## flow/run.sh

```bash
#!/bin/bash
# the make line also repeats each setting of config.mk as NAME=value (left out here)
make -C /OpenROAD-flow-scripts/flow DESIGN_CONFIG=/design/flow/config.mk WORK_HOME=/design/flow/orfs CLKGATE_MAP_FILE= finish
```

## flow/config.mk

```make
export PLATFORM = sky130hd
export DESIGN_NAME = ARM
export DESIGN_NICKNAME = ARM
export VERILOG_FILES = /design/flow/design.v
export SDC_FILE = /design/flow/constraint.sdc
export NUM_CORES = 4
export LEC_CHECK = 0
export ABC_AREA = 1
export CAP_MARGIN = 5
export CORE_MARGIN = 2
export CORE_UTILIZATION = 72
export CTS_CLUSTER_DIAMETER = 216
export CTS_CLUSTER_SIZE = 42
export HOLD_SLACK_MARGIN = 0.29
export SETUP_SLACK_MARGIN = 1.0
export SLEW_MARGIN = 20
```

## flow/constraint.sdc

```tcl
create_clock -name core_clock -period 10.9 [get_ports {clk}]
set_input_delay 2.1800 -clock core_clock [delete_from_list [all_inputs] [get_ports {clk}]]
set_output_delay 2.1800 -clock core_clock [all_outputs]
set_load 0.01 [all_outputs]
```

## flow/design.v

```verilog
module MUX #(parameter LENGTH = 1) (
  input  [LENGTH-1:0] in_1, 
  input  [LENGTH-1:0] in_2, 
  input               select,
  output [LENGTH-1:0] out
);
  assign out = select == 1'b0 ? in_1 : in_2;
endmodule
module MUX3 #(parameter LENGTH = 1) (
  input  [LENGTH-1:0] in_1,
  input  [LENGTH-1:0] in_2,
  input  [LENGTH-1:0] in_3,
  input  [1:0]        select,
  output [LENGTH-1:0] out
);
  assign out = 
    select == 2'b00 ? in_1 :
    select == 2'b01 ? in_2 :
    in_3;
endmodule
module ALU(
  input             cin,
  input      [3:0]  exec_cmd,
  input      [31:0] val_1,
  input      [31:0] val_2,
  output     [3:0]  status_bits,
  output reg [31:0] alu_res
);
  reg v, cout;
  wire z, n;
  assign n = alu_res[31];
  assign z = (alu_res == 32'b0) ? 1'b1 : 1'b0;
  assign status_bits = {z, cout, n, v};
  always @(*) begin
    alu_res = 32'b0;
    cout = 1'b0;
    v = 1'b0;
    case(exec_cmd)
      4'b0001: begin
        alu_res = val_2;
      end
      4'b1001: begin
        alu_res = ~val_2;
      end
      4'b0010: begin
        { cout, alu_res } = val_1 + val_2;
        v = ((val_1[31] == val_2[31]) & (alu_res[31] == ~val_1[31]));
      end
      4'b0011: begin
        { cout, alu_res } = val_1 + val_2 + cin;
        v = ((val_1[31] == val_2[31]) & (alu_res[31] == ~val_1[31]));
      end
      4'b0100: begin
        { cout, alu_res } = { val_1[31], val_1 } - { val_2[31], val_2 };
        v = ((val_1[31] == ~val_2[31]) & (alu_res[31] == ~val_1[31]));
      end
      4'b0101: begin
        { cout, alu_res } = { val_1[31], val_1 } - { val_2[31], val_2 } - { 32'b0, ~cin };
        v = cout ^ alu_res[31];
      end
      4'b0110: begin
        alu_res = val_1 & val_2;
      end
      4'b0111: begin
        alu_res = val_1 | val_2;
      end
      4'b1000: begin
        alu_res = val_1 ^ val_2;
      end
    endcase
  end
endmodule
module Condition_Check (
  input      [3:0] cond,
  input      [3:0] status,
  output reg       result
);
  wire z, c, n, v;
  assign { z, c, n, v } = status;
  always @(*) begin
    result = 1'b0;
    case (cond)
      4'b0000: begin
        result = z;
      end
      4'b0001: begin
        result = ~z;
      end
      4'b0010: begin
        result = c;
      end
      4'b0011: begin
        result = ~c;
      end
      4'b0100: begin
        result = n;
      end
      4'b0101: begin
        result = ~n;
      end
      4'b0110: begin
        result = v;
      end
      4'b0111: begin
        result = ~v;
      end
      4'b1000: begin
        result = c & ~z;
      end
      4'b1001: begin
        result = ~c & z;
      end
      4'b1010: begin
        result = (n & v) | (~n & ~v);
      end
      4'b1011: begin
        result = (n & ~v) | (~n & v);
      end
      4'b1100: begin
        result = ~z & ((n & v) | (~n & ~v));
      end
      4'b1101: begin
        result = z & ((n & ~v) | (~n & v));
      end
      4'b1110: begin
        result = 1'b1;
      end
      default begin
        result = 1'b0;
      end
    endcase
  end
endmodule
module Control_Unit(
  input            s_in,
  input      [1:0] mode,
  input      [3:0] op_code,
  output reg       MEM_r_en,
  output reg       MEM_w_en,
  output reg       WB_en,
  output reg       s_out,
  output reg       b,
  output reg [3:0] exec_cmd
);
  always @(op_code, mode, s_in) begin
    exec_cmd = 4'b0000;
    MEM_r_en = 1'b0;
    MEM_w_en = 1'b0;
    WB_en = 1'b0;
    b = 1'b0;
    s_out = s_in;
    case (mode)
      2'b00: begin
        case (op_code)
          4'b1101: begin
            WB_en = 1'b1;
            exec_cmd = 4'b0001;
          end
          4'b1111: begin
            WB_en = 1'b1;
            exec_cmd = 4'b1001;
          end
          4'b0100: begin
            WB_en = 1'b1;
            exec_cmd = 4'b0010;
          end
          4'b0101: begin
            WB_en = 1'b1;
            exec_cmd = 4'b0011;
          end
          4'b0010: begin
            WB_en = 1'b1;
            exec_cmd = 4'b0100;
          end
          4'b0110: begin
            WB_en = 1'b1;
            exec_cmd = 4'b0101;
          end
          4'b0000: begin
            WB_en = 1'b1;
            exec_cmd = 4'b0110;
          end
          4'b1100: begin
            WB_en = 1'b1;
            exec_cmd = 4'b0111;
          end
          4'b0001: begin
            WB_en = 1'b1;
            exec_cmd = 4'b1000;
          end
          4'b1010: begin
            exec_cmd = 4'b0100;
          end
          4'b1000: begin
            exec_cmd = 4'b0110;
          end 
        endcase
      end
      2'b01: begin
        case (s_in)
          1'b1: begin
            MEM_r_en = 1'b1;
            exec_cmd = 4'b0010;
            WB_en = 1'b1;
          end
          1'b0: begin
            MEM_w_en = 1'b1;
            exec_cmd = 4'b0010;
          end
        endcase
      end
      2'b10: begin
        b = 1'b1;
      end
    endcase
  end
endmodule
module Val2_Generator(
  input             imm,
  input             MEM_write_or_read_en,
  input      [11:0] shift_operand,
  input      [31:0] rm,
  output reg [31:0] val_2
);
  always @(*) begin
    if (MEM_write_or_read_en) begin
      val_2 = { 20'b0, shift_operand };
    end
    else if (imm) begin
      val_2 = { 24'b0, shift_operand[7:0] };
      val_2 = { val_2, val_2 } >> { shift_operand[11:8], 1'b0 };
    end
    else begin
      if (shift_operand[6:5] == 2'b00)
        val_2 = rm << shift_operand[11:7];
      else if (shift_operand[6:5] == 2'b01)
        val_2 = rm >> shift_operand[11:7];
      else if (shift_operand[6:5] == 2'b10)
        val_2 = rm >>> shift_operand[11:7];
      else if (shift_operand[6:5] == 2'b11) begin
        val_2 = { rm, rm } >> shift_operand[11:7];
      end
      else
        val_2 = rm << shift_operand[11:7];
    end
  end
endmodule
module Register_File (
  input clk, rst, write_back_en,
  input [3:0] src_1, src_2, WB_dest,
  input [31:0] WB_result,
  output [31:0] reg_1, reg_2
);
  reg [31:0] registers[0:14];
  assign reg_1 = registers[src_1];
  assign reg_2 = registers[src_2];
  integer i;
  always @(negedge clk, posedge rst) begin
    if (rst) begin
      for (i = 0; i < 15; i = i + 1)
        registers[i] <= i;
    end
    else if (write_back_en) begin
      registers[WB_dest] = WB_result;
    end
    else begin
      for (i = 0; i < 15; i = i + 1)
        registers[i] <= registers[i];
    end
	end
endmodule
module Status_Register (
  input            clk,
  input            rst,
  input            s,
  input      [3:0] status_bits_in,
  output reg [3:0] status_bits_out
);
	always @(negedge clk, posedge rst) 
	begin
		if (rst) begin
		  status_bits_out <= 4'b0;
		end
		else if (s) begin
      status_bits_out <= status_bits_in;
    end
    else begin
      status_bits_out <= status_bits_out;
    end
	end
endmodule
module Forwarding_Unit (
  input enable,
  input [3:0] src_1, src_2,
  input [3:0] WB_dest, MEM_dest,
  input WB_wb_en, MEM_wb_en,
  output reg [1:0] sel_src_1, sel_src_2
);
  always @(*) begin
    sel_src_1 = 2'b00;
    sel_src_2 = 2'b00;
    if (enable) begin
      if (WB_wb_en == 1'b1) begin
        if (WB_dest == src_1) begin
          sel_src_1 = 2'b10;
        end
        if (WB_dest == src_2) begin
          sel_src_2 = 2'b10; 
        end 
      end
      if (MEM_wb_en == 1'b1) begin
        if (MEM_dest == src_1) begin
          sel_src_1 = 2'b01;
        end
        if (MEM_dest == src_2) begin
          sel_src_2 = 2'b01; 
        end
      end
    end
  end
endmodule
module Hazard_Detection_Unit(
  input forwarding_enable, EXE_WB_en, MEM_WB_en, two_src, EXE_MEM_r_en,
  input [3:0] src_1, src_2, EXE_dest, MEM_dest,
	output reg hazard_detected
);
  always @(*) begin
    hazard_detected = 1'b0;
    if (~forwarding_enable) begin
      if (src_1 == EXE_dest & EXE_WB_en == 1'b1)
        hazard_detected = 1'b1;
      else if (src_1 == MEM_dest & MEM_WB_en == 1'b1)
        hazard_detected = 1'b1;
      else if (src_2 == EXE_dest & EXE_WB_en == 1'b1 & two_src == 1'b1)
        hazard_detected = 1'b1;
      else if (src_2 == MEM_dest & MEM_WB_en == 1'b1 & two_src == 1'b1)
        hazard_detected = 1'b1;
      else
        hazard_detected = 1'b0;
    end
    else if (EXE_MEM_r_en) begin
      if (src_1 == EXE_dest & EXE_WB_en == 1'b1)
        hazard_detected = 1'b1;
      else if (src_2 == EXE_dest & EXE_WB_en == 1'b1 & two_src == 1'b1)
        hazard_detected = 1'b1;
      else
        hazard_detected = 1'b0;
    end
    else
      hazard_detected = 1'b0;
  end
endmodule
module PC (
  input             clk,
  input             rst,
  input             freeze,
  input      [31:0] pc_in,
  output reg [31:0] pc_out
);
  always @(posedge clk, posedge rst) begin
    if (rst) pc_out <= 32'b0;
    else if (freeze) pc_out <= pc_out;
    else pc_out <= pc_in;
  end
endmodule
module IF_Stage (
  input         clk,
  input         rst,
  input         freeze,
  input         branch_taken,
  input  [31:0] branch_addr,
  input  [31:0] instruction_in,
  output [31:0] pc,
  output [31:0] instruction_address,
  output [31:0] instruction
);
  wire[31:0] mux_in, mux_out, pc_increment, pc_in, pc_out;
  MUX #(.LENGTH(32)) mux (
    .in_1(mux_in),
    .in_2(branch_addr),
    .select(branch_taken),
    .out(mux_out)
  );
  PC pc_module(
    .clk(clk),
    .rst(rst),
    .freeze(freeze),
    .pc_in(pc_in),
    .pc_out(pc_out)
  );
  assign instruction_address = pc_out;
  assign instruction = instruction_in;
  assign pc_in = mux_out;
  assign pc_increment = pc_out + 4;
  assign mux_in = pc_increment;
  assign pc = pc_increment;
endmodule
module IF_Stage_Reg (
  input             clk,
  input             rst,
  input             freeze,
  input             flush,
  input      [31:0] pc_in,
  input      [31:0] instruction_in,
  output reg [31:0] pc_out,
  output reg [31:0] instruction_out
);
  always @(posedge clk, posedge rst) begin
    if (rst) begin
      pc_out <= 32'b0;
      instruction_out <= 32'b0;
    end
    else if (flush) begin
      pc_out <= 32'b0;
      instruction_out <= 32'b0;
    end
    else if (freeze) begin
      pc_out <= pc_out;
      instruction_out <= instruction_out;
    end
    else begin
      pc_out <= pc_in;
      instruction_out <= instruction_in;
    end
  end
endmodule 
module ID_Stage (
  input clk, rst, hazard, WB_wb_en,
  input [3:0] WB_dest, status,
  input [31:0] pc_in, instruction, WB_value,
  output two_src, imm_out, MEM_r_en_out, MEM_w_en_out, WB_enable_out, s_out, b_out,
  output [3:0] dest, exec_cmd_out, src_1, src_2,
  output [11:0] shift_operand,
  output [23:0] signed_immed_24,
  output [31:0] pc_out, val_rm, val_rn
);
  wire [3:0] mux_1_out;
  wire MEM_w_en;
  assign src_1 = instruction[19:16];  
  assign src_2 = mux_1_out;
  MUX #(.LENGTH(4)) mux_1 (
    .in_1(instruction[3:0]),  
    .in_2(instruction[15:12]),  
    .select(MEM_w_en),
    .out(mux_1_out)
  );
  Register_File register_file (
    .clk(clk),
    .rst(rst),
    .write_back_en(WB_wb_en),
    .src_1(instruction[19:16]),  
    .src_2(mux_1_out),
    .WB_dest(WB_dest),
    .WB_result(WB_value),
    .reg_1(val_rn),
    .reg_2(val_rm)
  );
  wire MEM_r_en, WB_enable, s, b;
  wire [3:0] exec_cmd;
  Control_Unit control_unit (
		.mode(instruction[27:26]),  
    .op_code(instruction[24:21]),  
		.s_in(instruction[20]),  
		.exec_cmd(exec_cmd),
		.MEM_r_en(MEM_r_en),
    .MEM_w_en(MEM_w_en),
		.WB_en(WB_enable),
    .s_out(s),
		.b(b)
	);
  wire [8:0] control_unit_out;
  assign control_unit_out = {
    exec_cmd,
    MEM_r_en,
    MEM_w_en,
    WB_enable,
    s,
    b
  };
  wire condition_check_out;
  Condition_Check condition_check (
    .cond(instruction[31:28]),  
    .status(status),
    .result(condition_check_out)
  );
  wire [8:0] mux_2_out;
  MUX #(.LENGTH(9)) mux_2 (
    .in_1(control_unit_out),
    .in_2(9'b0),
    .select((~condition_check_out) | hazard),
    .out(mux_2_out)
  );
  assign {
    exec_cmd_out,
    MEM_r_en_out,
    MEM_w_en_out,
    WB_enable_out,
    s_out,
    b_out
  } = mux_2_out;
  assign two_src = ~instruction[25] | MEM_w_en;
  assign pc_out = pc_in;
  assign imm_out = instruction[25];  
  assign dest = instruction[15:12];  
  assign shift_operand = instruction[11:0];  
  assign signed_immed_24 = instruction[23:0];  
endmodule
module ID_Stage_Reg (
  input clk, rst, flush, freeze, imm_in, MEM_r_en_in, MEM_w_en_in, WB_enable_in, s_in, b_in,
  input [3:0] status_in, exec_cmd_in, dest_in, src_1_in, src_2_in,
  input [11:0] shift_operand_in,
  input [23:0] signed_immed_24_in,
  input [31:0] pc_in, val_rm_in, val_rn_in, 
  output reg imm_out, MEM_r_en_out, MEM_w_en_out, WB_enable_out, s_out, b_out,
  output reg [3:0] status_out, exec_cmd_out, dest_out, src_1_out, src_2_out,
  output reg [11:0] shift_operand_out,
  output reg [23:0] signed_immed_24_out,
  output reg [31:0] pc_out, val_rm_out, val_rn_out
);
  always @(posedge clk, posedge rst) begin
    if (rst) begin
      status_out <= 4'b0;
      imm_out <= 1'b0;
      MEM_r_en_out <= 1'b0;
      MEM_w_en_out <= 1'b0;
      WB_enable_out <= 1'b0;
      s_out <= 1'b0;
      b_out <= 1'b0;
      exec_cmd_out <= 4'b0;
      dest_out <= 4'b0;
      src_1_out <= 32'b0;
      src_2_out <= 32'b0;
      shift_operand_out <= 12'b0;
      signed_immed_24_out <= 24'b0;
      pc_out <= 32'b0;
      val_rm_out <= 32'b0;
      val_rn_out <= 32'b0;
    end
    else if (flush & ~freeze) begin
      status_out <= 4'b0;
      imm_out <= 1'b0;
      MEM_r_en_out <= 1'b0;
      MEM_w_en_out <= 1'b0;
      WB_enable_out <= 1'b0;
      s_out <= 1'b0;
      b_out <= 1'b0;
      exec_cmd_out <= 4'b0;
      dest_out <= 4'b0;
      src_1_out <= 32'b0;
      src_2_out <= 32'b0;
      shift_operand_out <= 12'b0;
      signed_immed_24_out <= 24'b0;
      pc_out <= 32'b0;
      val_rm_out <= 32'b0;
      val_rn_out <= 32'b0;
    end
    else if (freeze) begin
      status_out <= status_out;
      imm_out <= imm_out;
      MEM_r_en_out <= MEM_r_en_out;
      MEM_w_en_out <= MEM_w_en_out;
      WB_enable_out <= WB_enable_out;
      s_out <= s_out;
      b_out <= b_out;
      exec_cmd_out <= exec_cmd_out;
      dest_out <= dest_out;
      src_1_out <= src_1_out;
      src_2_out <= src_2_out;
      shift_operand_out <= shift_operand_out;
      signed_immed_24_out <= signed_immed_24_out;
      pc_out <= pc_out;
      val_rm_out <= val_rm_out;
      val_rn_out <= val_rn_out;
    end
    else begin
      status_out <= status_in;
      imm_out <= imm_in;
      MEM_r_en_out <= MEM_r_en_in;
      MEM_w_en_out <= MEM_w_en_in;
      WB_enable_out <= WB_enable_in;
      s_out <= s_in;
      b_out <= b_in;
      exec_cmd_out <= exec_cmd_in;
      dest_out <= dest_in;
      src_1_out <= src_1_in;
      src_2_out <= src_2_in;
      shift_operand_out <= shift_operand_in;
      signed_immed_24_out <= signed_immed_24_in;
      pc_out <= pc_in;
      val_rm_out <= val_rm_in;
      val_rn_out <= val_rn_in;
    end
  end
endmodule 
module EXE_Stage (
  input clk, rst, MEM_r_en_in, MEM_w_en_in, WB_en_in, imm,
  input [1:0] sel_src_1, sel_src_2,
  input [3:0] status, exec_cmd, dest_in,
  input [11:0] shift_operand,
  input [23:0] signed_immed_24,
  input [31:0] val_rm_in, val_rn, pc_in, WB_value, MEM_alu_res,
  output WB_en_out, MEM_r_en_out, MEM_w_en_out, branch_taken,
  output [31:0] branch_address, alu_res,
  output [3:0] status_bits,
  output [31:0] val_rm_out,
  output [3:0] dest_out
);
  wire MEM_write_or_read_en;
  wire [31:0] val_1, val_2, mux_2_out;
  assign MEM_r_en_out = MEM_r_en_in;
  assign MEM_w_en_out = MEM_w_en_in;
  assign WB_en_out = WB_en_in;
  assign dest_out = dest_in;
  assign val_rm_out = mux_2_out;
  assign MEM_write_or_read_en = MEM_r_en_in | MEM_w_en_in;
  MUX3 #(.LENGTH(32)) mux_1 (
    .in_1(val_rn),
    .in_2(MEM_alu_res),
    .in_3(WB_value),
    .select(sel_src_1),
    .out(val_1)
  );
  MUX3 #(.LENGTH(32)) mux_2 (
    .in_1(val_rm_in),
    .in_2(MEM_alu_res),
    .in_3(WB_value),
    .select(sel_src_2),
    .out(mux_2_out)
  );
  Val2_Generator val2_generator(
    .rm(mux_2_out),
    .shift_operand(shift_operand),
    .imm(imm),
    .MEM_write_or_read_en(MEM_write_or_read_en),
    .val_2(val_2)
  );
  ALU alu(
    .val_1(val_1), 
    .val_2(val_2),
    .exec_cmd(exec_cmd),
    .cin(status[2]),
    .alu_res(alu_res),
    .status_bits(status_bits)
  );
  assign branch_address = pc_in + { { 6{ signed_immed_24[23] } }, signed_immed_24, 2'b0 };
endmodule
module EXE_Stage_Reg (
  input             clk,
  input             rst,
  input             freeze,
  input             WB_en_in,
  input             MEM_r_en_in,
  input             MEM_w_en_in,
  input      [3:0]  dest_in,
  input      [31:0] alu_res_in,
  input      [31:0] val_rm_in,
  output reg        WB_en_out,
  output reg        MEM_r_en_out,
  output reg        MEM_w_en_out,
  output reg [3:0]  dest_out,
  output reg [31:0] alu_res_out,
  output reg [31:0] val_rm_out
);
  always @(posedge clk, posedge rst) begin
    if (rst) begin
      WB_en_out <= 1'b0;
      MEM_r_en_out <= 1'b0;
      MEM_w_en_out <= 1'b0;
      alu_res_out <= 32'b0;
      val_rm_out <= 32'b0;
      dest_out <= 4'b0;
    end
    else if (freeze) begin
      WB_en_out <= WB_en_out;
      MEM_r_en_out <= MEM_r_en_out;
      MEM_w_en_out <= MEM_w_en_out;
      alu_res_out <= alu_res_out;
      val_rm_out <= val_rm_out;
      dest_out <= dest_out;
    end
    else begin
      WB_en_out <= WB_en_in;
      MEM_r_en_out <= MEM_r_en_in;
      MEM_w_en_out <= MEM_w_en_in;
      alu_res_out <= alu_res_in;
      val_rm_out <= val_rm_in;
      dest_out <= dest_in;
    end
  end
endmodule
module SRAM_Controller(
  input clk, rst, write_en, read_en,
  input [31:0] address, write_data,
  output ready, SRAM_UB_N, SRAM_LB_N, SRAM_WE_N, SRAM_CE_N, SRAM_OE_N,
  output [16:0] SRAM_ADDR,
  output [31:0] read_data,
  output [31:0] SRAM_DQ_OUT,
  input  [31:0] SRAM_DQ_IN
);
  assign SRAM_UB_N = 1'b0;
  assign SRAM_LB_N = 1'b0;
  assign SRAM_CE_N = 1'b0;
  assign SRAM_OE_N = 1'b0;
  wire [31:0] base_address;
  assign base_address = address - 1024;
  wire [16:0] final_address;
  assign final_address = base_address[17:2];
  reg [1:0] present_state, next_state;
  parameter IDLE_STATE = 2'b00, READ_STATE = 2'b01, WRITE_STATE = 2'b10;
  reg [2:0] sram_counter, sram_next_counter;
  always @(posedge clk, posedge rst) begin
    if (rst) begin
      present_state <= 0;
      sram_counter <= 0;
    end
    else begin
      present_state <= next_state;
      sram_counter <= sram_next_counter;
    end
  end
  always @(*) begin
    next_state <= (present_state == IDLE_STATE && read_en) 
      ? READ_STATE 
      : (present_state == IDLE_STATE && write_en) 
        ? WRITE_STATE 
        : (present_state == READ_STATE && sram_counter != 3'd5) 
          ? READ_STATE 
          : (present_state == WRITE_STATE && sram_counter != 3'd5) 
            ? WRITE_STATE 
            : IDLE_STATE;
    sram_next_counter <= (present_state == READ_STATE && sram_counter != 3'd5) 
      ? sram_counter + 1 
      : (present_state == WRITE_STATE && sram_counter != 3'd5) 
        ? sram_counter + 1 
        : 3'b0;
  end
  assign ready = (present_state == READ_STATE && sram_counter != 3'd5) 
    ? 1'b0 
    : (present_state == WRITE_STATE && sram_counter != 3'd5) 
      ? 1'b0 
      : ((present_state == IDLE_STATE) && (read_en || write_en)) 
        ? 1'b0 
        : 1'b1;
  assign SRAM_DQ_OUT = write_data;
  assign SRAM_WE_N = (present_state == WRITE_STATE && sram_counter != 3'd5) ? 1'b0 : 1'b1;
  assign SRAM_ADDR = final_address;
  assign read_data = SRAM_DQ_IN;
endmodule
module MEM_Stage (
  input clk, rst, WB_en_in, MEM_r_en_in, MEM_w_en,
  input [3:0] dest_in,
  input [31:0] alu_res_in, val_rm,
  output WB_en_out, MEM_r_en_out, SRAM_WE_N, ready,
  output [16:0] SRAM_ADDR, 
  output [3:0] dest_out,
  output [31:0] data_mem_out, alu_res_out,
  output [31:0] SRAM_DQ_OUT,
  input  [31:0] SRAM_DQ_IN
);
  wire [3:0] SRAM_controller;
  assign alu_res_out = alu_res_in;
  assign WB_en_out = WB_en_in;
  assign MEM_r_en_out = MEM_r_en_in;
  assign dest_out = dest_in;
  SRAM_Controller sram_controller (
    .clk(clk), 
    .rst(rst), 
    .write_en(MEM_w_en), 
    .read_en(MEM_r_en_in),
    .address(alu_res_in), 
    .write_data(val_rm),
    .ready(ready), 
    .SRAM_UB_N(SRAM_controller[0]), 
    .SRAM_LB_N(SRAM_controller[1]), 
    .SRAM_WE_N(SRAM_WE_N), 
    .SRAM_CE_N(SRAM_controller[2]), 
    .SRAM_OE_N(SRAM_controller[3]),
    .SRAM_ADDR(SRAM_ADDR),
    .read_data(data_mem_out),
    .SRAM_DQ_OUT(SRAM_DQ_OUT),
    .SRAM_DQ_IN(SRAM_DQ_IN)
);
endmodule
module MEM_Stage_Reg (
  input clk, rst, freeze, WB_en_in, MEM_r_en_in, 
  input [3:0] dest_in,
  input [31:0] alu_res_in, data_mem_in,
  output reg WB_en_out, MEM_r_en_out, 
  output reg [3:0] dest_out,
  output reg [31:0] alu_res_out, data_mem_out
);
  always @(posedge clk, posedge rst) begin
    if (rst) begin
      WB_en_out <= 1'b0;
      MEM_r_en_out <= 1'b0;
      alu_res_out <= 32'b0;
      dest_out <= 4'b0;
      data_mem_out <= 32'b0;
    end
    else if (freeze) begin
      WB_en_out <= WB_en_out;
      MEM_r_en_out <= MEM_r_en_out;
      alu_res_out <= alu_res_out;
      dest_out <= dest_out;
      data_mem_out <= data_mem_out;
    end
    else begin
      WB_en_out <= WB_en_in;
      MEM_r_en_out <= MEM_r_en_in;
      alu_res_out <= alu_res_in;
      dest_out <= dest_in;
      data_mem_out <= data_mem_in;
    end
  end
endmodule
module WB_Stage(
	input         clk,
	input         rst,
	input         MEM_r_en,
	input  [31:0] alu_res,
	input  [31:0] data_mem,
	output [31:0] WB_value
);
  MUX #(.LENGTH(32)) mux (
    .in_1(alu_res),
    .in_2(data_mem),
    .select(MEM_r_en),
    .out(WB_value)
  );
endmodule
module ARM (
  input         clk,
  input         rst,
  output [31:0] IMEM_ADDR,
  input  [31:0] IMEM_DATA,
  output        SRAM_WE_N,
  output [16:0] SRAM_ADDR,
  output [31:0] SRAM_DQ_OUT,
  input  [31:0] SRAM_DQ_IN
);
  wire [3:0] SW = 4'b1000;
  wire branch_taken, s, WB_en, hazard, SRAM_freeze;
  wire [1:0] sel_src_1, sel_src_2;
  wire [3:0] status_bits, WB_dest, src_1, src_2, forwarding_src_1, forwarding_src_2;
  wire [31:0] branch_address, WB_value, MEM_alu_res_in;
  wire [31:0] IF_pc_out, IF_instruction_out;
  IF_Stage if_stage (
    .clk(clk),
    .rst(rst),
    .freeze(hazard | ~SRAM_freeze),
    .branch_taken(branch_taken),
    .branch_addr(branch_address),
    .instruction_in(IMEM_DATA),
    .pc(IF_pc_out),
    .instruction_address(IMEM_ADDR),
    .instruction(IF_instruction_out)
  );
  wire [31:0] ID_pc_in, ID_instruction_in;
  IF_Stage_Reg if_stage_reg (
    .clk(clk),
    .rst(rst),
    .freeze(hazard | ~SRAM_freeze),
    .flush(branch_taken),
    .pc_in(IF_pc_out),
    .instruction_in(IF_instruction_out),
    .pc_out(ID_pc_in),
    .instruction_out(ID_instruction_in)
  );
  wire ID_two_src, ID_imm, ID_MEM_r_en, ID_MEM_w_en, ID_WB_enable, ID_s, ID_b;
  wire [3:0] ID_dest, ID_exec_cmd;
  wire [11:0] ID_shift_operand;
  wire [23:0] ID_signed_immed_24;
  wire [31:0] ID_pc_out, ID_val_rm, ID_val_rn;
  ID_Stage id_stage (
    .clk(clk),
    .rst(rst),
    .hazard(hazard),
    .WB_value(WB_value),
    .WB_wb_en(WB_en),
    .status(status_bits),
    .WB_dest(WB_dest),
    .pc_in(ID_pc_in),
    .instruction(ID_instruction_in),
    .two_src(ID_two_src),
    .imm_out(ID_imm),
    .MEM_r_en_out(ID_MEM_r_en),
    .MEM_w_en_out(ID_MEM_w_en),
    .WB_enable_out(ID_WB_enable),
    .s_out(ID_s),
    .b_out(ID_b),
    .dest(ID_dest),
    .exec_cmd_out(ID_exec_cmd),
    .src_1(src_1),
    .src_2(src_2),
    .shift_operand(ID_shift_operand),
    .signed_immed_24(ID_signed_immed_24),
    .pc_out(ID_pc_out),
    .val_rm(ID_val_rm),
    .val_rn(ID_val_rn)
  );
  wire EXE_MEM_r_en_in, EXE_MEM_w_en_in, EXE_WB_enable_in, EXE_imm;
  wire [3:0] EXE_status, EXE_cmd, EXE_dest_in;
  wire [11:0] EXE_shift_operand;
  wire [23:0] EXE_signed_immed_24;
  wire [31:0] EXE_pc_in, EXE_val_rm_in, EXE_val_rn;
  ID_Stage_Reg id_stage_reg (
    .clk(clk),
    .rst(rst),
    .flush(branch_taken),
    .freeze(~SRAM_freeze),
    .status_in(status_bits),
    .imm_in(ID_imm),
    .MEM_r_en_in(ID_MEM_r_en), 
    .MEM_w_en_in(ID_MEM_w_en), 
    .WB_enable_in(ID_WB_enable), 
    .s_in(ID_s), 
    .b_in(ID_b),
    .exec_cmd_in(ID_exec_cmd), 
    .dest_in(ID_dest),
    .src_1_in(src_1),
    .src_2_in(src_2),
    .shift_operand_in(ID_shift_operand),
    .signed_immed_24_in(ID_signed_immed_24),
    .pc_in(ID_pc_out),
    .val_rm_in(ID_val_rm), 
    .val_rn_in(ID_val_rn),
    .status_out(EXE_status), 
    .imm_out(EXE_imm), 
    .MEM_r_en_out(EXE_MEM_r_en_in), 
    .MEM_w_en_out(EXE_MEM_w_en_in), 
    .WB_enable_out(EXE_WB_enable_in), 
    .s_out(s), 
    .b_out(branch_taken),
    .exec_cmd_out(EXE_cmd),
    .dest_out(EXE_dest_in),
    .src_1_out(forwarding_src_1),
    .src_2_out(forwarding_src_2),
    .shift_operand_out(EXE_shift_operand),
    .signed_immed_24_out(EXE_signed_immed_24),
    .pc_out(EXE_pc_in),
    .val_rm_out(EXE_val_rm_in), 
    .val_rn_out(EXE_val_rn)
  );
  wire EXE_WB_en_out, EXE_MEM_r_en_out, EXE_MEM_w_en_out;
  wire [3:0] EXE_status_bits, EXE_dest_out;
  wire [31:0] EXE_alu_res, EXE_val_rm_out;
  EXE_Stage exe_stage (
    .clk(clk), 
    .rst(rst), 
    .MEM_r_en_in(EXE_MEM_r_en_in), 
    .MEM_w_en_in(EXE_MEM_w_en_in), 
    .WB_en_in(EXE_WB_enable_in), 
    .imm(EXE_imm), 
    .sel_src_1(sel_src_1), 
    .sel_src_2(sel_src_2),
    .status(EXE_status),
    .exec_cmd(EXE_cmd), 
    .dest_in(EXE_dest_in),
    .shift_operand(EXE_shift_operand),
    .signed_immed_24(EXE_signed_immed_24),
    .val_rm_in(EXE_val_rm_in), 
    .val_rn(EXE_val_rn), 
    .pc_in(EXE_pc_in),
    .WB_value(WB_value), 
    .MEM_alu_res(MEM_alu_res_in),
    .WB_en_out(EXE_WB_en_out), 
    .MEM_r_en_out(EXE_MEM_r_en_out), 
    .MEM_w_en_out(EXE_MEM_w_en_out), 
    .branch_taken(branch_taken), 
    .branch_address(branch_address), 
    .alu_res(EXE_alu_res),
    .status_bits(EXE_status_bits),
    .val_rm_out(EXE_val_rm_out),
    .dest_out(EXE_dest_out)
  );
  Status_Register status_register (
    .clk(clk), 
    .rst(rst),
    .s(s),
    .status_bits_in(EXE_status_bits),
    .status_bits_out(status_bits)
  );
  wire MEM_r_en_in, MEM_w_en, MEM_WB_en_in;
  wire [3:0] MEM_dest_in;
  wire [31:0] MEM_val_rm;
  EXE_Stage_Reg exe_stage_reg (
    .clk(clk), 
    .rst(rst), 
    .freeze(~SRAM_freeze),
    .WB_en_in(EXE_WB_en_out), 
    .MEM_r_en_in(EXE_MEM_r_en_out),
    .MEM_w_en_in(EXE_MEM_w_en_out),
    .dest_in(EXE_dest_out),
    .alu_res_in(EXE_alu_res),
    .val_rm_in(EXE_val_rm_out),
    .WB_en_out(MEM_WB_en_in), 
    .MEM_r_en_out(MEM_r_en_in), 
    .MEM_w_en_out(MEM_w_en),
    .dest_out(MEM_dest_in),
    .alu_res_out(MEM_alu_res_in), 
    .val_rm_out(MEM_val_rm)
  );
  wire MEM_WB_en_out, MEM_r_en_out;
  wire [3:0] MEM_dest_out;
  wire [31:0] MEM_alu_res_out, data_mem_out;
  MEM_Stage mem_stage (
    .clk(clk), 
    .rst(rst), 
    .WB_en_in(MEM_WB_en_in), 
    .MEM_r_en_in(MEM_r_en_in), 
    .MEM_w_en(MEM_w_en), 
    .dest_in(MEM_dest_in),
    .alu_res_in(MEM_alu_res_in), 
    .val_rm(MEM_val_rm),
    .ready(SRAM_freeze),
    .SRAM_WE_N(SRAM_WE_N),
    .SRAM_ADDR(SRAM_ADDR),
    .WB_en_out(MEM_WB_en_out), 
    .MEM_r_en_out(MEM_r_en_out), 
    .dest_out(MEM_dest_out),
    .data_mem_out(data_mem_out), 
    .alu_res_out(MEM_alu_res_out),
    .SRAM_DQ_OUT(SRAM_DQ_OUT),
    .SRAM_DQ_IN(SRAM_DQ_IN)
  );
  wire WB_MEM_r_en;
  wire [31:0] WB_alu_res, WB_data_mem;
  MEM_Stage_Reg mem_stage_reg (
    .clk(clk), 
    .rst(rst), 
    .freeze(~SRAM_freeze),
    .WB_en_in(MEM_WB_en_out), 
    .MEM_r_en_in(MEM_r_en_out), 
    .dest_in(MEM_dest_out),
    .alu_res_in(MEM_alu_res_out), 
    .data_mem_in(data_mem_out),
    .WB_en_out(WB_en), 
    .MEM_r_en_out(WB_MEM_r_en), 
    .alu_res_out(WB_alu_res),
    .dest_out(WB_dest),
    .data_mem_out(WB_data_mem)
  );
  WB_Stage wb_stage (
    .clk(clk),
    .rst(rst),
    .MEM_r_en(WB_MEM_r_en),
    .alu_res(WB_alu_res),
    .data_mem(WB_data_mem),
    .WB_value(WB_value)
  );
  Hazard_Detection_Unit hazard_detection_unit (
    .forwarding_enable(SW[3]),
    .EXE_WB_en(EXE_WB_en_out),
    .MEM_WB_en(MEM_WB_en_out),
    .two_src(ID_two_src),
    .EXE_MEM_r_en(EXE_MEM_r_en_in),
    .src_1(src_1),
    .src_2(src_2),
    .EXE_dest(EXE_dest_out),
    .MEM_dest(MEM_dest_out),
    .hazard_detected(hazard)
  );
  Forwarding_Unit forwarding_unit (
    .enable(SW[3]),
    .src_1(forwarding_src_1), 
    .src_2(forwarding_src_2),
    .WB_dest(WB_dest), 
    .MEM_dest(MEM_dest_out),
    .WB_wb_en(WB_en), 
    .MEM_wb_en(MEM_WB_en_out),
    .sel_src_1(sel_src_1), 
    .sel_src_2(sel_src_2)
  );
endmodule
```

==> results of run 1 <==
[what timing repair did]
item / CTS
resized: 242
cloned: 3
pin swaps: 33
setup endpoints to repair: 4
hold buffers: 0
buffers inserted: 13
endpoints found under the hold margin: 0
[per-stage QoR]
step	util	worst slack, ns	hold slack (ns)
after floorplan	-	-8.23	0.414
after global placement	0.839	-0.788	0.427
after detailed placement	0.839	-0.915	0.433
after CTS	0.865	-0.399	0.437
[routing by layer]
layer  track usage  GRT overflow
met1         0.769             0
met3         0.479             0
met4         0.562            27
met2         0.865            31
met5         0.212             0
==> impl_metrics.env, run 1 <==
# yosys + openroad results
export IMPL_chipArea_mm2=0.0814
export IMPL_gp_congestion=1.28
export IMPL_ys_flops=862
export IMPL_top_cell_area_share=0.200
export IMPL_ys_chip_area_mm2=0.0570
export IMPL_synthTopCellsByCount="nand2_1 (1,985), inv_1 (965), o21ai_0 (941)"
export IMPL_logic_family="simple AND/OR/NAND/NOR gates"
export IMPL_cts_root_buf="clkbuf_16"
export IMPL_syn_inst=8188
export IMPL_async_reset_ff_frac=1.00
export IMPL_ff_type="dfrtn_1"
export IMPL_numCtsBuffers=24
export IMPL_synth_nets=8396
export IMPL_fp_util=0.725
export IMPL_synth_avg_cell_area_um2=6.96
export IMPL_ioPinCount=148
export IMPL_dpl_instance_area_mm2=0.0660
export IMPL_hpwl_um=178000
export IMPL_synth_area_mm2=0.0570
export IMPL_error_line="[ERROR GRT-0232] Routing congestion too high. Check the congestion heatmap in the GUI."
export IMPL_synth_simple_gate_area_share=0.271
export IMPL_xor_share=0.0108
export IMPL_htree_levels=1
export IMPL_ys_seq_frac=0.379
export IMPL_ys_cells=8188
export IMPL_grt_use_total=0.689
export IMPL_die_y_um=285
export IMPL_ys_warn_count=15
export IMPL_yosys_area_share_aoi=0.205
export IMPL_ys_types=67
export IMPL_edf_count=0
export IMPL_coreArea_mm2=0.0786
export IMPL_die_w_um=285
export IMPL_num_rows=103
export IMPL_ys_sh_mux=0
export IMPL_synth_most_common_cell="nand2_1"
export IMPL_clk_path_buf_depth=3
export IMPL_clkSinkCount=862
export IMPL_port_buffer_count=146
export IMPL_yosys_area_top_type="dfrtn_1"
export IMPL_synthAdderAreaFrac=0.0316
export IMPL_stop_stage="5_1_grt"
export IMPL_area_leaders="dfrtn_1 (20%), dfrtp_1 (17%), nand2_1 (13%)"
export IMPL_status="stopped before the end"
export IMPL_grt_ovfl_total=58
export IMPL_dp_cells=9856
==> inputs of run 2 (changes only) <==
Settings changed: ABC_AREA 1 to not set, CAP_MARGIN 5 to 20, CORE_UTILIZATION 72 to 40, CTS_CLUSTER_DIAMETER 216 to not set, CTS_CLUSTER_SIZE 42 to not set, GPL_ROUTABILITY_DRIVEN set to 0, HOLD_SLACK_MARGIN 0.29 to -0.0, MAX_ROUTING_LAYER set to met4, MIN_ROUTING_LAYER set to met1, SETUP_SLACK_MARGIN 1.0 to 2.83, SLEW_MARGIN 20 to 30, TNS_END_PERCENT set to 30.
Clock period 10.9 ns to 20.0 ns, I/O delays scaled along.
==> impl_metrics.env, run 2 <==
# flow metrics
export IMPL_die_w_um=376
export IMPL_critical_path_most_common_cell="buf_4"
export IMPL_skew_ns=0.0960
export IMPL_ys_cells=6734
export IMPL_min_path_cells=2
export IMPL_grt_pass1_vias=53400
export IMPL_numCtsBuffers=97
export IMPL_via_per_inst=6.62
export IMPL_vias=57300
export IMPL_final_hold_viol_count=0
export IMPL_synth_nets=6942
export IMPL_yosys_area_share_aoi=0.263
export IMPL_cts_tree="built"
export IMPL_synthTopCellsByCount="nand2_1 (1,000), nor2_1 (738), a21oi_1 (635)"
export IMPL_rrSetupSlack_ns=1.91
export IMPL_dpl_instance_area_mm2=0.0590
export IMPL_ys_types=101
export IMPL_grt_ovfl_total=0
export IMPL_crit_required_ns=10.69
export IMPL_maxCapViolCount=0
export IMPL_synthAdderAreaFrac=0.0324
export IMPL_chipArea_mm2=0.142
export IMPL_logic_family="AND-OR/OR-AND gates"
export IMPL_crit_path_start="mem_stage_reg.MEM_r_en_out"
export IMPL_synth_simple_gate_area_share=0.189
export IMPL_area_leaders="dfrtn_1 (21%), dfrtp_1 (17%), nand2_1 (6.8%)"
export IMPL_yosys_area_top_type="dfrtn_1"
export IMPL_arrival_ns=8.78
export IMPL_rsz0062_at_grt="yes"
export IMPL_drcViolationCount=0
export IMPL_port_buffer_count=146
export IMPL_stdcell_area_mm2=0.0648
export IMPL_criticalPathCategory="register to register"
export IMPL_fin_util=0.472
export IMPL_htree_levels=3
export IMPL_grt_pass1_wl_um=365000
export IMPL_synth_most_common_cell="nand2_1"
export IMPL_synth_avg_cell_area_um2=8.24
export IMPL_hpwl_um=160000
export IMPL_ff_type="dfrtn_1"
export IMPL_setup_slack_ns=1.91
export IMPL_min_path_type="register to register"
export IMPL_fp_util=0.403
export IMPL_grt_use_total=0.354
export IMPL_relSlewSlack=0.214
export IMPL_ys_sh_mux=0.0454
export IMPL_nNetsFinal=6979
export IMPL_rr_worst_depth=31
export IMPL_crit_reg2reg_launch="mem_stage_reg.MEM_r_en_out"
export IMPL_critPathBufInv=7
export IMPL_pre_cts_slack_ns=0.885
export IMPL_cts_root_buf="clkbuf_16"
export IMPL_clkSinkCount=862
export IMPL_die_y_um=376
export IMPL_tool_warnings=133
export IMPL_cp_slowest_cell="mux2i_1"
export IMPL_path_clk_slew_ns=0.06
export IMPL_worstSetupEndpoint="status_register.status_bits_out[3]"
export IMPL_grt_max_degree=129
export IMPL_ant_nets=0
export IMPL_cp_top_family="AND-OR/OR-AND gates"
export IMPL_edf_count=0
export IMPL_cp_max_fo=6
export IMPL_clk_path_buf_depth=3
export IMPL_clkLatencyLatePin_ns=0.74
export IMPL_critPathCaptureType="register"
export IMPL_drt_pass1_iter_count=15
export IMPL_maxSlewViolCount=0
export IMPL_setup_viol=0
export IMPL_tightest_slew_ns=1.17
export IMPL_hp_start="id_stage.register_file.registers[0][1]"
export IMPL_status="timing/DRC/antenna clean"
export IMPL_cp_slowest_stage_delay_ns=0.58
export IMPL_timing_setup_tns_ns=0
export IMPL_ys_chip_area_mm2=0.0555
export IMPL_num_rows=136
export IMPL_async_reset_ff_frac=1.00
export IMPL_drt_iter0_markers=8610
export IMPL_drt_wl_total_um=251000
export IMPL_r2r_end="status_register.status_bits_out[3]"
export IMPL_ys_seq_frac=0.390
export IMPL_area_growth_pct=16.9
export IMPL_crit_cells=31
export IMPL_xor_share=0.0302
export IMPL_synth_area_mm2=0.0555
export IMPL_ys_warn_count=15
export IMPL_coreArea_mm2=0.137
export IMPL_top_cell_area_share=0.206
export IMPL_holdPathEnd="id_stage.register_file.registers[0][1]"
export IMPL_ys_flops=862
export IMPL_ioPinCount=148
export IMPL_antenna_found_initial=13
export IMPL_routedWlPerCell_um=28.9
export IMPL_syn_inst=6734
export IMPL_cp_start_kind="register"
## run 2: cell type report
type                    instances  area, um2
fillers                     13300      72700
multi-input cells            5169      32800
flip-flops and latches        862      21600
repair buffers                461       4220
clock buffers                 135       2770
well taps                    1794       2240
inverters                     152        596
clock inverters                74        576
diodes                         11       27.5
## run 2: timing repair
action,CTS,global route
resized,288,15
cloned,8,0
pin swaps,84,3
hold buffers,0,0
buffers inserted,113,0
setup endpoints to repair,4,4
## run 2: through the flow
step,hold WS (ns),std cells
finish,0.450,8658
global route,0.469,8658
CTS,0.450,8647
detailed placement,0.449,8318
global placement,0.443,8315
floorplan,0.427,6734
## run 2: metal layers
metal / part of all wire / GRT usage
met3: 0.13 / 0.118
met2: 0.41 / 0.491
met4: 0.080 / 0.221
met5: 0 / -
met1: 0.38 / 0.443
==> inputs of run 3 (changes only) <==
Settings changed: ABC_AREA set to 1, CAP_MARGIN 20 to 40, CELL_PAD_IN_SITES_GLOBAL_PLACEMENT set to 0, CORE_UTILIZATION 40 to 16, CTS_CLUSTER_SIZE set to 85, GPL_ROUTABILITY_DRIVEN 0 to not set, GPL_TIMING_DRIVEN set to 1, HOLD_SLACK_MARGIN -0.0 to not set, MAX_ROUTING_LAYER met4 to met5, MIN_ROUTING_LAYER met1 to not set, PLACE_DENSITY_LB_ADDON set to 0.14, SETUP_SLACK_MARGIN 2.83 to -0.6, TNS_END_PERCENT 30 to not set.
Clock period 20.0 ns to 33.9 ns, I/O delays scaled along.
==> impl_metrics.env, run 3 <==
# flow metrics
export IMPL_vias=61100
export IMPL_postCtsSetupBuffers=0
export IMPL_ys_seq_frac=0.379
export IMPL_criticalPathCategory="register to register"
export IMPL_timing_hold_ws_ns=0.431
export IMPL_numCtsBuffers=110
export IMPL_xor_share=0.0108
export IMPL_skew_ns=0.124
export IMPL_synth_area_mm2=0.0570
export IMPL_coreArea_mm2=0.355
export IMPL_edf_count=0
export IMPL_path_clk_slew_ns=0.06
export IMPL_ys_cells=8188
export IMPL_status="timing/DRC/antenna clean"
export IMPL_synthTopCellsByCount="nand2_1 (1,985), inv_1 (965), o21ai_0 (941)"
export IMPL_tool_warnings=133
export IMPL_htree_levels=3
export IMPL_grt_ovfl_total=0
export IMPL_cp_slowest_stage_delay_ns=0.97
export IMPL_maxCapViolCount=0
export IMPL_fp_util=0.160
export IMPL_async_reset_ff_frac=1.00
export IMPL_ys_chip_area_mm2=0.0570
export IMPL_drcViolationCount=0
export IMPL_pre_cts_slack_ns=7.08
export IMPL_top_cell_area_share=0.200
export IMPL_ys_warn_count=15
export IMPL_crit_reg2reg_launch="exe_stage_reg.dest_out[3]"
export IMPL_area_leaders="dfrtn_1 (20%), dfrtp_1 (17%), nand2_1 (13%)"
export IMPL_tightest_slew_ns=1.04
export IMPL_crit_path_start="exe_stage_reg.dest_out[3]"
export IMPL_synth_avg_cell_area_um2=6.96
export IMPL_num_rows=219
export IMPL_yosys_area_top_type="dfrtn_1"
export IMPL_final_hold_viol_count=0
export IMPL_cts_hold_buf=0
export IMPL_min_path_cells=2
export IMPL_hp_start="id_stage.register_file.registers[8][31]"
export IMPL_drt_pass1_iter_count=6
export IMPL_rr_worst_depth=39
export IMPL_ant_nets=0
export IMPL_arrival_ns=9.95
export IMPL_cts_root_buf="clkbuf_16"
export IMPL_die_w_um=601
export IMPL_holdPathEnd="id_stage.register_file.registers[8][31]"
export IMPL_wl_met1_um=168000
export IMPL_grt_pass1_wl_um=479000
export IMPL_critPathCaptureType="register"
export IMPL_syn_inst=8188
export IMPL_clkLatencyLatePin_ns=0.78
export IMPL_rrSetupSlack_ns=7.74
export IMPL_antenna_found_initial=15
export IMPL_die_y_um=601
export IMPL_cts_resized=0
export IMPL_min_path_type="register to register"
export IMPL_cp_top_family="simple AND/OR/NAND/NOR gates"
export IMPL_maxSlewViolCount=0
export IMPL_ys_sh_mux=0
export IMPL_worstSetupEndpoint="status_register.status_bits_out[3]"
export IMPL_grt_max_degree=162
export IMPL_ys_flops=862
export IMPL_logic_family="simple AND/OR/NAND/NOR gates"
export IMPL_yosys_area_share_aoi=0.205
export IMPL_critPathBufInv=6
export IMPL_r2r_end="status_register.status_bits_out[3]"
export IMPL_hpwl_um=257000
export IMPL_cp_start_kind="register"
export IMPL_relSlewSlack=0.307
export IMPL_chipArea_mm2=0.361
export IMPL_area_growth_pct=20.0
export IMPL_stdcell_area_mm2=0.0684
export IMPL_met3WireLength_um=21300
export IMPL_synth_most_common_cell="nand2_1"
export IMPL_fin_util=0.193
export IMPL_grt_use_total=0.185
export IMPL_synthAdderAreaFrac=0.0316
export IMPL_wl_met2_um=145000
export IMPL_nNetsFinal=8419
export IMPL_drt_wl_total_um=344000
export IMPL_ff_type="dfrtn_1"
export IMPL_drt_iter0_markers=7220
export IMPL_ioPinCount=148
export IMPL_routed_top_layer="met4"
export IMPL_clk_path_buf_depth=3
export IMPL_gp_congestion=0.941
export IMPL_setup_slack_ns=7.74
export IMPL_crit_cells=39
export IMPL_setup_viol=0
export IMPL_rsz0062_at_grt="no"
export IMPL_cp_max_fo=42
export IMPL_synth_nets=8396
export IMPL_port_buffer_count=146
export IMPL_routedWlPerCell_um=26.4
export IMPL_dpl_instance_area_mm2=0.0646
export IMPL_cts_tree="built"
export IMPL_via_per_inst=4.68
export IMPL_cp_slowest_cell="ha_1"
export IMPL_ys_types=67
export IMPL_crit_required_ns=17.69
export IMPL_synth_simple_gate_area_share=0.271
export IMPL_grt_pass1_vias=58500
export IMPL_clkSinkCount=862
==> run 3: layer usage <==
layer / global-route usage / up-vias
li1: - / 27600
met1: 0.277 / 30700
met2: 0.275 / 2402
met3: 0.0234 / 367
met4: 0.0490 / 0
met5: 0 / -
==> run 3: area by class of cell <==
cell class	count	area [um2]
multi-input combinational	5809	29700
tap	4751	5940
sequential	862	21600
fill	40500	287000
clock buffer	174	3290
antenna	5	12.5
clock inverter	58	382
timing repair buffer	358	3480
inverter	1042	3930
==> run 3: through the flow <==
step | std cells | TNS (ns)
floorplan | 8188 | -604.41
global placement | 12800 | 0
detailed placement | 12800 | 0
CTS | 13000 | 0
global route | 13100 | 0
finish | 13100 | 0
==> inputs of run 4 (changes only) <==
Settings changed: CELL_PAD_IN_SITES_DETAIL_PLACEMENT set to 1, CELL_PAD_IN_SITES_GLOBAL_PLACEMENT 0 to not set, CORE_ASPECT_RATIO set to 1.33, CORE_UTILIZATION 16 to 64, CTS_CLUSTER_SIZE 85 to 74, GPL_ROUTABILITY_DRIVEN set to 1, GPL_TIMING_DRIVEN 1 to not set, MAX_ROUTING_LAYER met5 to not set, PLACE_DENSITY_LB_ADDON 0.14 to not set, SETUP_SLACK_MARGIN -0.6 to not set, TNS_END_PERCENT set to 50.
Clock period 33.9 ns to 24.9 ns, I/O delays scaled along.
==> impl_metrics.env, run 4 <==
# yosys + openroad results
export IMPL_error_line="[ERROR DPL-0033] detailed placement checks failed during check placement."
export IMPL_port_buffer_count=146
export IMPL_hpwl_um=290000
export IMPL_gp_congestion=1.16
export IMPL_pre_cts_slack_ns=2.58
export IMPL_stop_stage="4_1_cts"
export IMPL_logic_family="simple AND/OR/NAND/NOR gates"
export IMPL_synthTopCellsByCount="nand2_1 (1,985), inv_1 (965), o21ai_0 (941)"
export IMPL_status="stopped before the end"
export IMPL_synth_avg_cell_area_um2=6.96
export IMPL_yosys_area_top_type="dfrtn_1"
export IMPL_area_leaders="dfrtn_1 (20%), dfrtp_1 (17%), nand2_1 (13%)"
export IMPL_synth_simple_gate_area_share=0.271
export IMPL_ff_type="dfrtn_1"
export IMPL_top_cell_area_share=0.200
export IMPL_ys_cells=8188
export IMPL_chipArea_mm2=0.0915
export IMPL_ys_warn_count=15
export IMPL_ioPinCount=148
export IMPL_ys_seq_frac=0.379
export IMPL_ys_types=67
export IMPL_edf_count=0
export IMPL_syn_inst=8188
export IMPL_die_y_um=348
export IMPL_synth_most_common_cell="nand2_1"
export IMPL_ys_sh_mux=0
export IMPL_synthAdderAreaFrac=0.0316
export IMPL_ys_flops=862
export IMPL_synth_area_mm2=0.0570
export IMPL_yosys_area_share_aoi=0.205
export IMPL_synth_nets=8396
export IMPL_xor_share=0.0108
export IMPL_ys_chip_area_mm2=0.0570
export IMPL_fp_util=0.644
export IMPL_num_rows=126
export IMPL_die_w_um=263
export IMPL_coreArea_mm2=0.0884
export IMPL_dp_cells=9147
export IMPL_async_reset_ff_frac=1.00
run 4: per-stage QoR:
step                      instance area [um2]
after floorplan                         57000
after global placement                  59000
after detailed placement                59200
==> inputs of run 5 (changes only) <==
Settings changed: ABC_AREA 1 to not set, CELL_PAD_IN_SITES_DETAIL_PLACEMENT 1 to not set, CORE_ASPECT_RATIO 1.33 to not set, CORE_UTILIZATION 64 to 40, CTS_CLUSTER_SIZE 74 to not set, GPL_ROUTABILITY_DRIVEN 1 to not set, SETUP_SLACK_MARGIN set to 1.0, TNS_END_PERCENT 50 to not set.
Clock period 24.9 ns to 19.0 ns, I/O delays scaled along.
==> impl_metrics.env, run 5 <==
# flow metrics
export IMPL_status="timing/DRC/antenna clean"
export IMPL_area_growth_pct=17.9
export IMPL_ff_type="dfrtn_1"
export IMPL_path_clk_slew_ns=0.06
export IMPL_maxSlewViolCount=0
export IMPL_die_w_um=376
export IMPL_synth_area_mm2=0.0555
export IMPL_grt_pass1_vias=53400
export IMPL_ioPinCount=148
export IMPL_synth_nets=6942
export IMPL_cts_root_buf="clkbuf_16"
export IMPL_drt_iter0_markers=8047
export IMPL_ys_chip_area_mm2=0.0555
export IMPL_hp_start="id_stage.register_file.registers[0][12]"
export IMPL_logic_family="AND-OR/OR-AND gates"
export IMPL_relSlewSlack=0.300
export IMPL_chipArea_mm2=0.142
export IMPL_clkLatencyLatePin_ns=0.75
export IMPL_synth_most_common_cell="nand2_1"
export IMPL_xor_share=0.0302
export IMPL_stdcell_area_mm2=0.0654
export IMPL_cp_start_kind="register"
export IMPL_ys_types=101
export IMPL_tool_warnings=146
export IMPL_synthTopCellsByCount="nand2_1 (1,000), nor2_1 (738), a21oi_1 (635)"
export IMPL_holdPathEnd="id_stage.register_file.registers[0][12]"
export IMPL_skew_ns=0.102
export IMPL_crit_path_start="mem_stage_reg.dest_out[0]"
export IMPL_clkSinkCount=862
export IMPL_nNetsFinal=7134
export IMPL_final_hold_viol_count=0
export IMPL_cp_slowest_stage_delay_ns=0.58
export IMPL_arrival_ns=8.90
export IMPL_via_per_inst=6.46
export IMPL_synth_avg_cell_area_um2=8.24
export IMPL_async_reset_ff_frac=1.00
export IMPL_dpl_instance_area_mm2=0.0609
export IMPL_ys_sh_mux=0.0454
export IMPL_ys_flops=862
export IMPL_yosys_area_share_aoi=0.263
export IMPL_tightest_slew_ns=1.04
export IMPL_hpwl_um=187000
export IMPL_critPathCaptureType="register"
export IMPL_cts_tree="built"
export IMPL_coreArea_mm2=0.137
export IMPL_gp_congestion=1.08
export IMPL_htree_levels=3
export IMPL_clk_path_buf_depth=3
export IMPL_r2r_end="status_register.status_bits_out[3]"
export IMPL_rrSetupSlack_ns=1.24
export IMPL_min_path_type="register to register"
export IMPL_die_y_um=376
export IMPL_criticalPathCategory="register to register"
export IMPL_ys_seq_frac=0.390
export IMPL_grt_ovfl_total=0
export IMPL_port_buffer_count=146
export IMPL_antenna_found_initial=11
export IMPL_edf_count=0
export IMPL_num_rows=136
export IMPL_synth_simple_gate_area_share=0.189
export IMPL_drcViolationCount=0
export IMPL_grt_max_degree=191
export IMPL_routedWlPerCell_um=30.6
export IMPL_cp_slowest_cell="or4b_4"
export IMPL_cp_top_family="simple AND/OR/NAND/NOR gates"
export IMPL_setup_viol=0
export IMPL_rr_worst_depth=30
export IMPL_fp_util=0.403
export IMPL_area_leaders="dfrtn_1 (21%), dfrtp_1 (17%), nand2_1 (6.8%)"
export IMPL_worstSetupEndpoint="status_register.status_bits_out[3]"
export IMPL_cp_max_fo=34
export IMPL_drt_wl_total_um=269000
export IMPL_rsz0062_at_grt="yes"
export IMPL_grt_use_total=0.371
export IMPL_drt_pass1_iter_count=9
export IMPL_vias=56900
export IMPL_critPathBufInv=4
export IMPL_synthAdderAreaFrac=0.0324
export IMPL_crit_required_ns=10.14
export IMPL_yosys_area_top_type="dfrtn_1"
export IMPL_ys_cells=6734
export IMPL_grt_pass1_wl_um=386000
export IMPL_ys_warn_count=15
export IMPL_numCtsBuffers=96
export IMPL_n_fill_cell=13300
export IMPL_top_cell_area_share=0.206
export IMPL_crit_cells=30
export IMPL_maxCapViolCount=0
export IMPL_ant_nets=0
export IMPL_min_path_cells=2
export IMPL_crit_reg2reg_launch="mem_stage_reg.dest_out[0]"
export IMPL_syn_inst=6734
run 5: timing repair:
item | in CTS | in global routing
pin swaps | 3 | 11
hold buffers | 0 | 0
cloned | 4 | 0
endpoints found under the hold margin | 0 | 0
gates resized | 27 | 77
buffers inserted | 2 | 16
setup endpoints to repair | 4 | 4
run 5: cell type report:
cell class | instances | area, um2 | area share
diodes | 5 | 12.5 | 0.000191
well taps | 1794 | 2240 | 0.0343
flip-flops and latches | 862 | 21600 | 0.331
clock buffers | 142 | 2930 | 0.0447
inverters | 152 | 579 | 0.00886
multi-input cells | 5167 | 32000 | 0.489
repair buffers | 619 | 5430 | 0.0830
clock inverters | 66 | 587 | 0.00897
run 5: stage by stage:
| step | setup WS, ns | TNS [ns] | util | cells | hold WS (ns) |
|---|---|---|---|---|---|
| floorplan | -5.80 | -2719.51 | - | 6734 | 0.427 |
| global placement | 0.586 | 0 | 0.441 | 8538 | 0.441 |
| detailed placement | 0.551 | 0 | 0.443 | 8559 | 0.449 |
| CTS | 1.02 | 0 | 0.470 | 8772 | 0.449 |
| global route | 0.920 | 0 | 0.476 | 8803 | 0.482 |
| finish | 1.24 | 0 | 0.476 | 8807 | 0.448 |
run 5: routing by layer:
layer / track usage / up-vias / share of wire
met4: 0.247 / 6 / 0.077
met5: 0 / - / 0.00016
met2: 0.546 / 3293 / 0.42
met3: 0.0922 / 871 / 0.10
li1: - / 24900 / -
met1: 0.482 / 27800 / 0.40
==> inputs of run 6 (changes only) <==
Settings changed: ABC_AREA set to 0, CELL_PAD_IN_SITES_DETAIL_PLACEMENT set to 1, CELL_PAD_IN_SITES_GLOBAL_PLACEMENT set to 2, CORE_UTILIZATION 40 to 17, GPL_ROUTABILITY_DRIVEN set to 1, GPL_TIMING_DRIVEN set to 0, HOLD_SLACK_MARGIN set to -0.0, MAX_ROUTING_LAYER set to met5, MIN_ROUTING_LAYER set to met1, SETUP_SLACK_MARGIN 1.0 to 2.83, SLEW_MARGIN 30 to 0, TNS_END_PERCENT set to 45.
Clock period 19.0 ns to 20.0 ns, I/O delays scaled along.
==> impl_metrics.env, run 6 <==
# flow metrics
export IMPL_status="timing/DRC/antenna clean"
export IMPL_setup_slack_ns=1.75
export IMPL_synth_most_common_cell="nand2_1"
export IMPL_critPathBufInv=4
export IMPL_synthTopCellsByCount="nand2_1 (1,000), nor2_1 (738), a21oi_1 (635)"
export IMPL_logic_family="AND-OR/OR-AND gates"
export IMPL_critical_path_most_common_cell="buf_4"
export IMPL_ys_sh_mux=0.0454
export IMPL_top_cell_area_share=0.206
export IMPL_grt_pass1_vias=63100
export IMPL_ff_type="dfrtn_1"
export IMPL_hpwl_um=322000
export IMPL_setup_viol=0
export IMPL_min_path_type="register to register"
export IMPL_final_hold_viol_count=0
export IMPL_maxSlewViolCount=0
export IMPL_path_clk_slew_ns=0.06
export IMPL_area_leaders="dfrtn_1 (21%), dfrtp_1 (17%), nand2_1 (6.8%)"
export IMPL_cp_top_family="AND-OR/OR-AND gates"
export IMPL_numCtsBuffers=106
export IMPL_grt_use_total=0.234
export IMPL_holdPathEnd="id_stage.register_file.registers[0][30]"
export IMPL_synth_avg_cell_area_um2=8.24
export IMPL_num_rows=209
export IMPL_coreArea_mm2=0.325
export IMPL_ioPinCount=148
export IMPL_crit_reg2reg_launch="mem_stage_reg.MEM_r_en_out"
export IMPL_ys_chip_area_mm2=0.0555
export IMPL_nNetsFinal=7731
export IMPL_async_reset_ff_frac=1.00
export IMPL_port_buffer_count=146
export IMPL_yosys_area_top_type="dfrtn_1"
export IMPL_cp_start_kind="register"
export IMPL_ys_flops=862
export IMPL_clkLatencyLatePin_ns=0.77
export IMPL_chipArea_mm2=0.331
export IMPL_syn_inst=6734
export IMPL_vias=63000
export IMPL_synth_simple_gate_area_share=0.189
export IMPL_r2r_end="status_register.status_bits_out[3]"
export IMPL_drt_iter0_markers=6996
export IMPL_drcViolationCount=0
export IMPL_maxCapViolCount=0
export IMPL_critPathCaptureType="register"
export IMPL_criticalPathCategory="register to register"
export IMPL_synthAdderAreaFrac=0.0324
export IMPL_via_per_inst=5.27
export IMPL_cp_max_fo=10
export IMPL_grt_pass1_wl_um=543000
export IMPL_pre_cts_slack_ns=-2.13
export IMPL_cp_slowest_cell="or4b_4"
export IMPL_crit_path_start="mem_stage_reg.MEM_r_en_out"
export IMPL_die_y_um=575
export IMPL_ys_types=101
export IMPL_clkSinkCount=862
export IMPL_tightest_slew_ns=1.04
export IMPL_yosys_area_share_aoi=0.263
export IMPL_gp_congestion=0.981
export IMPL_fp_util=0.171
export IMPL_crit_cells=30
export IMPL_drt_pass1_iter_count=10
export IMPL_rrSetupSlack_ns=1.75
export IMPL_synth_nets=6942
export IMPL_grt_ovfl_total=0
export IMPL_cts_root_buf="clkbuf_16"
export IMPL_cts_tree="built"
export IMPL_rr_worst_depth=30
export IMPL_rsz0062_at_grt="yes"
export IMPL_cts_hold_buf=0
export IMPL_xor_share=0.0302
export IMPL_grt_max_degree=38
export IMPL_ys_seq_frac=0.390
export IMPL_routedWlPerCell_um=33.4
export IMPL_ant_nets=0
export IMPL_hp_start="id_stage.register_file.registers[0][30]"
export IMPL_drt_wl_total_um=399000
export IMPL_n_fill_cell=38000
export IMPL_edf_count=0
export IMPL_worstSetupEndpoint="status_register.status_bits_out[3]"
export IMPL_fin_util=0.231
export IMPL_die_w_um=575
export IMPL_clk_path_buf_depth=3
export IMPL_htree_levels=3
export IMPL_min_path_cells=2
export IMPL_arrival_ns=8.94
export IMPL_ys_warn_count=15
export IMPL_ys_cells=6734
export IMPL_skew_ns=0.0883
export IMPL_synth_area_mm2=0.0555
export IMPL_tool_warnings=127
export IMPL_crit_required_ns=10.69
export IMPL_area_growth_pct=35.0
export IMPL_antenna_found_initial=39
export IMPL_cp_slowest_stage_delay_ns=0.54
export IMPL_relSlewSlack=0.301
==> run 6: repair_timing <==
action / 4_1_cts / 5_1_grt
pin swaps: 130 / 39
setup endpoints to repair: 4 / 4
gates resized: 657 / 82
cloned: 2 / 0
buffers inserted: 138 / 20
==> run 6: area by class of cell <==
cell class	instances	area, um2	area share
clock buffers	145	3030	0.0405
repair buffers	654	6960	0.0930
plain buffers	554	2640	0.0352
diodes	11	27.5	0.000368
well taps	4325	5410	0.0723
flip-flops and latches	862	21600	0.289
clock inverters	80	626	0.00835
multi-input cells	5165	34000	0.454
inverters	152	587	0.00784
==> run 6: routing by layer <==
layer / track usage / vias to the layer above / wire length (um) / share of wire
met2: 0.366 / 3161 / 176000 / 0.44
met5: 0 / - / 159 / 0.00040
met3: 0.0458 / 955 / 30800 / 0.077
li1: - / 26100 / - / -
met1: 0.301 / 32700 / 166000 / 0.41
met4: 0.129 / 22 / 26600 / 0.067
==> run 6: metrics by stage <==
step | hold slack [ns] | area [um2] | setup TNS (ns) | std cells
after CTS | 0.456 | 74300 | 0 | 11900
after global routing | 0.489 | 74900 | 0 | 11900
final | 0.458 | 74900 | 0 | 11900
after global placement | 0.446 | 62300 | -6408.50 | 11200
after detailed placement | 0.456 | 66600 | -7.15 | 11600
after floorplan | 0.427 | 55500 | -2574.31 | 6734
